## run 1
Design b58_cliky, start of the top module:
module b58_cliky
	(
		CLOCK_50,						 
    KEY,
    SW,
    HEX0, HEX1, HEX2, HEX3, HEX4, HEX5, HEX6, HEX7,
		PLOT_X,
		PLOT_Y,
		PLOT_COLOUR,
		PLOT_EN
	);
Settings: LEC_CHECK=0, ABC_AREA=1, CAP_MARGIN=20, CELL_PAD_IN_SITES_GLOBAL_PLACEMENT=3, CORE_MARGIN=2, CORE_UTILIZATION=20, GPL_ROUTABILITY_DRIVEN=0, GPL_TIMING_DRIVEN=0, HOLD_SLACK_MARGIN=-0.06, MAX_ROUTING_LAYER=met4, PLACE_DENSITY=0.91, SLEW_MARGIN=20, TNS_END_PERCENT=40; clock period 13.1 ns.
run.sh (not shown) runs the stock make flow with config.mk's settings and CLKGATE_MAP_FILE=.
Changes in run 2 relative to run 1:
Settings: removing GPL_ROUTABILITY_DRIVEN (formerly 0); removing MAX_ROUTING_LAYER (formerly met4); removing ABC_AREA (formerly 1); removing GPL_TIMING_DRIVEN (formerly 0); removing HOLD_SLACK_MARGIN (formerly -0.06); removing PLACE_DENSITY (formerly 0.91); removing CELL_PAD_IN_SITES_GLOBAL_PLACEMENT (formerly 3); removing TNS_END_PERCENT (formerly 40); changing CORE_UTILIZATION from 20 to 59; changing the clock period (ns, I/O delays scaled along) from 13.1 to 8.44.
[summary]
Although run 2 finished all stages, its layout failed final checks on setup timing.
Run 2 vs run 1, cell with the biggest individual delay on the critical path: o311ai_0 vs dfxtp_1
Capturing instance or port of the critical path: top.d0.max_count[9] -> run 2, top.d0.max_count[10] -> run 1
Run 2 against run 1: number of pins with negative max-slew slack in the final report was more or less identical, sum of net half-perimeters after detailed placement -about 12%, power share of the combinational group decreased 0.7 points.
Changes observed in run 2 relative to run 1: clock buffer count in the final layout shows a reduction of 5; least setup slack across all paths after layout went down; final net count lower; mean area per synthesized cell increased about 18%; final instance area went up.
#### Input delta (run 3 over run 2)
Settings: putting SETUP_SLACK_MARGIN at 3.06 where nothing was set; swapping 8.44 for 11.3 in the clock period (ns, I/O delays scaled along).
### Flow results
Both conditions hold for run 3: the flow ran to the end and the final layout passed the timing, DRC and antenna checks.
Run 2 -> run 3: power decreased by more than 10%
Relative to run 2, run 3 improves first-pass GRT wire length.
Going from run 2 to run 3, post-detailed-placement cell area shrank by a little under 10%.
The power share of the combinational group of run 3 falls short of that of run 2 by 0.7 points.
From run 2 to run 3 the numbers moved as follows: cell internal power dissipation lower, tap cell instance count roughly the same.
Run 3 ends up with higher area fraction of clock buffers and clock inverters than run 2 does.
Summary of run 3 over run 2: number of vias per cell rose by 3.9%, worst-case setup margin in the final layout shows an increase of 2.56 ns.
The higher non-clock buffer count in the final layout of run 3 and run 2 is in run 2.
Against run 2, run 3 reports a cell area that is lower.
Relative to run 3, the following input files were edited for run 4:
Settings: PLACE_DENSITY: unset -> 0.6; CORE_UTILIZATION: 59 -> 40; SETUP_SLACK_MARGIN: 3.06 -> unset; the clock period (ns, I/O delays scaled along): 11.3 -> 15.2.
--- outcome ---
Tally of nets with antenna violations remaining after routing: run 4 vs run 3 identical
Run comparison: run 4 heaviest power group sequential cells; run 3 heaviest power group clock
Run 3 → run 4: number of detailed-routing iterations run before antenna repair saw a decrease; proportion of register bits with asynchronous set or reset after synthesis stayed essentially flat; count of plain and timing-repair buffers in the layout went down; fill cell instance count of the final layout moved up.
Run 4 consumes less power than run 3 does.


Starting RTL as in the previous note.
Settings: LEC_CHECK=0, CAP_MARGIN=5, CORE_MARGIN=2, CORE_UTILIZATION=72, CTS_CLUSTER_DIAMETER=135, SETUP_SLACK_MARGIN=2.45, SLEW_MARGIN=20; clock period 8.46 ns.
The baseline failed in global routing, error GRT-0232.
Next try:
CAP_MARGIN = 20   (was 5)
CORE_UTILIZATION = 40   (was 72)
CTS_CLUSTER_DIAMETER = not set   (was 135)
PLACE_DENSITY = 0.6   (was not set)
SETUP_SLACK_MARGIN = not set   (was 2.45)
clock period = 16.0 ns   (was 8.46 ns; I/O delays follow)
The changed run completed without violations.
Synthesized area is unchanged.
Die size climbs by well over a third.
Synthesized cell count does not change.
Next try:
CAP_MARGIN = 25   (was 20)
CORE_ASPECT_RATIO = 1.52   (was not set)
CORE_MARGIN = 5   (was 2)
CTS_CLUSTER_SIZE = 95   (was not set)
GPL_ROUTABILITY_DRIVEN = 0   (was not set)
HOLD_SLACK_MARGIN = 0.14   (was not set)
MIN_ROUTING_LAYER = met2   (was not set)
SLEW_MARGIN = 15   (was 20)
After rerunning:
- combinational power went up by a few percent
- setup slack degrades by 0.57 ns
- via count went up by well over a third
- die area went up by a few percent
- wire length went up by roughly a tenth
- register-to-register slack degrades by 0.57 ns
- first-iteration DRC count went up to 5.2 times its value
- power went up by a few percent
- global-route usage went up by 11 points
- hold slack stays flat
- final cell count is about the same
Next try:
CELL_PAD_IN_SITES_DETAIL_PLACEMENT = 1   (was not set)
CORE_MARGIN = 3   (was 5)
CORE_UTILIZATION = 66   (was 40)
CTS_CLUSTER_DIAMETER = 297   (was not set)
CTS_CLUSTER_SIZE = 65   (was 95)
MAX_ROUTING_LAYER = met5   (was not set)
TNS_END_PERCENT = 95   (was not set)
=> This time the run did not get past detailed placement, error DPL-0033; synthesized cell count does not change; synthesized area stays the same; die area is lower by about 40%.
Next try:
CAP_MARGIN = 20   (was 25)
CELL_PAD_IN_SITES_DETAIL_PLACEMENT = not set   (was 1)
CORE_ASPECT_RATIO = not set   (was 1.52)
CORE_MARGIN = 2   (was 3)
CORE_UTILIZATION = 26   (was 66)
CTS_CLUSTER_DIAMETER = not set   (was 297)
CTS_CLUSTER_SIZE = not set   (was 65)
GPL_ROUTABILITY_DRIVEN = not set   (was 0)
HOLD_SLACK_MARGIN = not set   (was 0.14)
MAX_ROUTING_LAYER = not set   (was met5)
MIN_ROUTING_LAYER = not set   (was met2)
SLEW_MARGIN = 20   (was 15)
TNS_END_PERCENT = not set   (was 95)
clock period = 15.2 ns   (was 16.0 ns; I/O delays follow)
Result: With this change the flow produced a clean layout; area after synthesis does not change; die size came out higher by about 140%; synthesized cell count stays the same.
Next try:
ABC_AREA = 1   (was not set)
CORE_UTILIZATION = 63   (was 26)
CTS_CLUSTER_SIZE = 93   (was not set)
clock period = 8.44 ns   (was 15.2 ns; I/O delays follow)
Now the flow reached the layout checks and failed them: negative setup slack.
Clock-buffer cell count decreases by 5.
Hold slack gets worse by 0.013 ns.
Core utilization increases by 54 points.
Fmax increases by 25%.
Non-clock buffer count came out higher by 342.
Cell area climbs by 15%.
Total power went up by 75%.
Routed wire length climbs by 18%.
Critical path depth rises by 38.


Starting RTL as in the previous note.
clock: 9.71 ns
lec_check: 0
abc_area: 1
cap_margin: 20
cell_pad_in_sites_global_placement: 0
core_margin: 2
core_utilization: 65
cts_cluster_diameter: 57
gpl_timing_driven: 1
max_routing_layer: met4
slew_margin: 20
tns_end_percent: 40
The starting point aborted during 5_1_grt with ODB-0269.
Edit:
ABC_AREA = not set   (was 1)
CORE_UTILIZATION = 68   (was 65)
CTS_CLUSTER_DIAMETER = 30   (was 57)
MAX_ROUTING_LAYER = not set   (was met4)
TNS_END_PERCENT = not set   (was 40)
clock period = 10.3 ns   (was 9.71 ns; I/O delays follow)
Result: Now the flow finished but fails on setup timing. Die area falls by 2.7%. Synthesized area went up by 1.7%. Synthesized cell count drops by 14%.
Edit:
CORE_UTILIZATION = 58   (was 68)
CTS_CLUSTER_DIAMETER = not set   (was 30)
clock period = 8.98 ns   (was 10.3 ns; I/O delays follow)
What happened: The changed run finished with setup timing left. Power came out lower slightly. Critical path depth came out higher by 4. Global-route usage came out lower by 8.1 points. Combinational power came out higher by a little under a tenth. Design area stays flat. Flip-flop count does not change. Worst setup slack improves by 220 ps. First-iteration DRC count came out lower by well over a third. Utilization came out lower by 13 points. Area after synthesis does not change.


== run A ==
Starting RTL as in the previous note.
Settings: LEC_CHECK=0, CAP_MARGIN=30, CORE_MARGIN=2, CORE_UTILIZATION=72, CTS_CLUSTER_DIAMETER=32, PLACE_DENSITY=0.64, SLEW_MARGIN=20; clock period 11.2 ns.
Input-level comparison between run B and run A:
# run A
export LEC_CHECK = 0
export CAP_MARGIN = 30
export CORE_MARGIN = 2
export CORE_UTILIZATION = 72
export CTS_CLUSTER_DIAMETER = 32
export PLACE_DENSITY = 0.64
export SLEW_MARGIN = 20
create_clock -name core_clock -period 11.2 [get_ports {CLOCK_50}]
# run B
export LEC_CHECK = 0
export CAP_MARGIN = 20
export CORE_MARGIN = 2
export CORE_UTILIZATION = 72
export CTS_CLUSTER_DIAMETER = 54
export PLACE_DENSITY = 0.35
export SETUP_SLACK_MARGIN = -0.88
export SLEW_MARGIN = 20
create_clock -name core_clock -period 11.3 [get_ports {CLOCK_50}]
==> results <==
Ran to the end and failed final checks on setup timing: run B.
Run B ends up with a post-placement cell count that is 19 lower than in run A.
Going from run A to run B, sum of routed wire segments on met1 shrank by a few percent.
When run B is measured against run A, its global routing usage summed across all routing layers turns out 1.8 points lower.
Between run B and run A, the insertion delay to the later sink of the worst-skew pair figures differ only marginally.
| post-route minimum period | run B vs run A | worse |
Cell area after placement: run A and run B compared, lower one is run B
[compare] base=run A new=run B: final wirelength lower, final critical-path setup slack shows a reduction of 0.33 ns, number of search-and-repair iterations in the first detailed-routing pass lost 1.
--- input diff run B..run C ---
# run B
export LEC_CHECK = 0
export CAP_MARGIN = 20
export CORE_MARGIN = 2
export CORE_UTILIZATION = 72
export CTS_CLUSTER_DIAMETER = 54
export PLACE_DENSITY = 0.35
export SETUP_SLACK_MARGIN = -0.88
export SLEW_MARGIN = 20
create_clock -name core_clock -period 11.3 [get_ports {CLOCK_50}]
# run C
export LEC_CHECK = 0
export ABC_AREA = 1
export CAP_MARGIN = 20
export CORE_MARGIN = 2
export CORE_UTILIZATION = 72
export CTS_CLUSTER_DIAMETER = 233
export PLACE_DENSITY = 0.64
export SLEW_MARGIN = 20
create_clock -name core_clock -period 11.7 [get_ports {CLOCK_50}]
==> results <==
- The flow completed for run C, but it is not clean: the layout still shows setup timing.
- Count of buffers added by post-CTS timing repair for setup was lower in run B than in run C.
- Compared with run B, distinct cell type count of the synthesized netlist in run C decreased by more than a quarter.
- In the metrics for run B and run C, the one carrying the higher design area is run C.
- Going from run B to run C, largest net degree at the start of global routing rose by about 10%; mapped cell area fell by 1.7%; area reported by Yosys stat fell by 1.7%.
- Run comparison: run C dominant non-sequential cell family after synthesis simple AND/OR/NAND/NOR gates; run B dominant non-sequential cell family after synthesis AND-OR/OR-AND gates
- Switching power of the nets, run B and run C, lower one = run B.
- The total power in run C sits 2.0% above the value recorded for run B.
- Looking at area share of fa/ha/maj cells after synthesis, run C sits 0.22 points lower than run B does.
- Cmp run C vs run B: ratio of total power to cell area lower in run C
### run C -> run D
# run C
export LEC_CHECK = 0
export ABC_AREA = 1
export CAP_MARGIN = 20
export CORE_MARGIN = 2
export CORE_UTILIZATION = 72
export CTS_CLUSTER_DIAMETER = 233
export PLACE_DENSITY = 0.64
export SLEW_MARGIN = 20
create_clock -name core_clock -period 11.7 [get_ports {CLOCK_50}]
# run D
export LEC_CHECK = 0
export CAP_MARGIN = 20
export CORE_MARGIN = 2
export CORE_UTILIZATION = 72
export PLACE_DENSITY = 0.66
export SLEW_MARGIN = 20
export TNS_END_PERCENT = 5
create_clock -name core_clock -period 10.3 [get_ports {CLOCK_50}]
The flow completed for run D, but it is not clean: the layout still shows setup timing. Summary of the comparison: total die area is higher in run D, relative to run C. Run D ends up with higher sequential fraction of design power than run C does. Of the two values seen for critical path capture point, top.d0.max_count[16]$_SDFF_PN0_ was produced by run D and top.d0.max_count[6]$_SDFF_PN1_ by run C. Run D packs its core tighter than run C. In run D, power per cell area is higher than in run C. Run D — area share of and-or/or-and cells after synthesis 13 points higher, run C as reference. Run D improves on run C in minimum hold slack. Compared with run C, run D shows switching share of power lower by 0.25 points. Per the comparison of run D with run C, critical path required time went down; layout overhead on the synthesized area went up. Final critical-path share of the clock period in run D is 15 points above run C.
Input-level comparison between run E and run D:
# run D
export LEC_CHECK = 0
export CAP_MARGIN = 20
export CORE_MARGIN = 2
export CORE_UTILIZATION = 72
export PLACE_DENSITY = 0.66
export SLEW_MARGIN = 20
export TNS_END_PERCENT = 5
create_clock -name core_clock -period 10.3 [get_ports {CLOCK_50}]
# run E
export LEC_CHECK = 0
export ABC_AREA = 1
export CAP_MARGIN = 5
export CORE_MARGIN = 2
export CORE_UTILIZATION = 72
export CTS_CLUSTER_SIZE = 78
export SLEW_MARGIN = 20
create_clock -name core_clock -period 8.96 [get_ports {CLOCK_50}]
==> results <==
- Going from run D to run E, the sequential-to-total area share from yosys stat was found to have gone up by 0.39 points.
- Lower share of synthesized cell area in full adder, half adder and majority cells was reported by run E, not run D.
- Run D and run E ended up with roughly the same count of flip-flops with a built-in enable after synthesis.
- [compare] base=run D new=run E: area of the mapped netlist now sits lower, xor and xnor fraction of the mapped netlist area dropped 2.4 points, final weighted congestion of routability-driven global placement has increased.
- Run E | ERROR | global routing
Power is estimated from default activity; no workload was simulated.
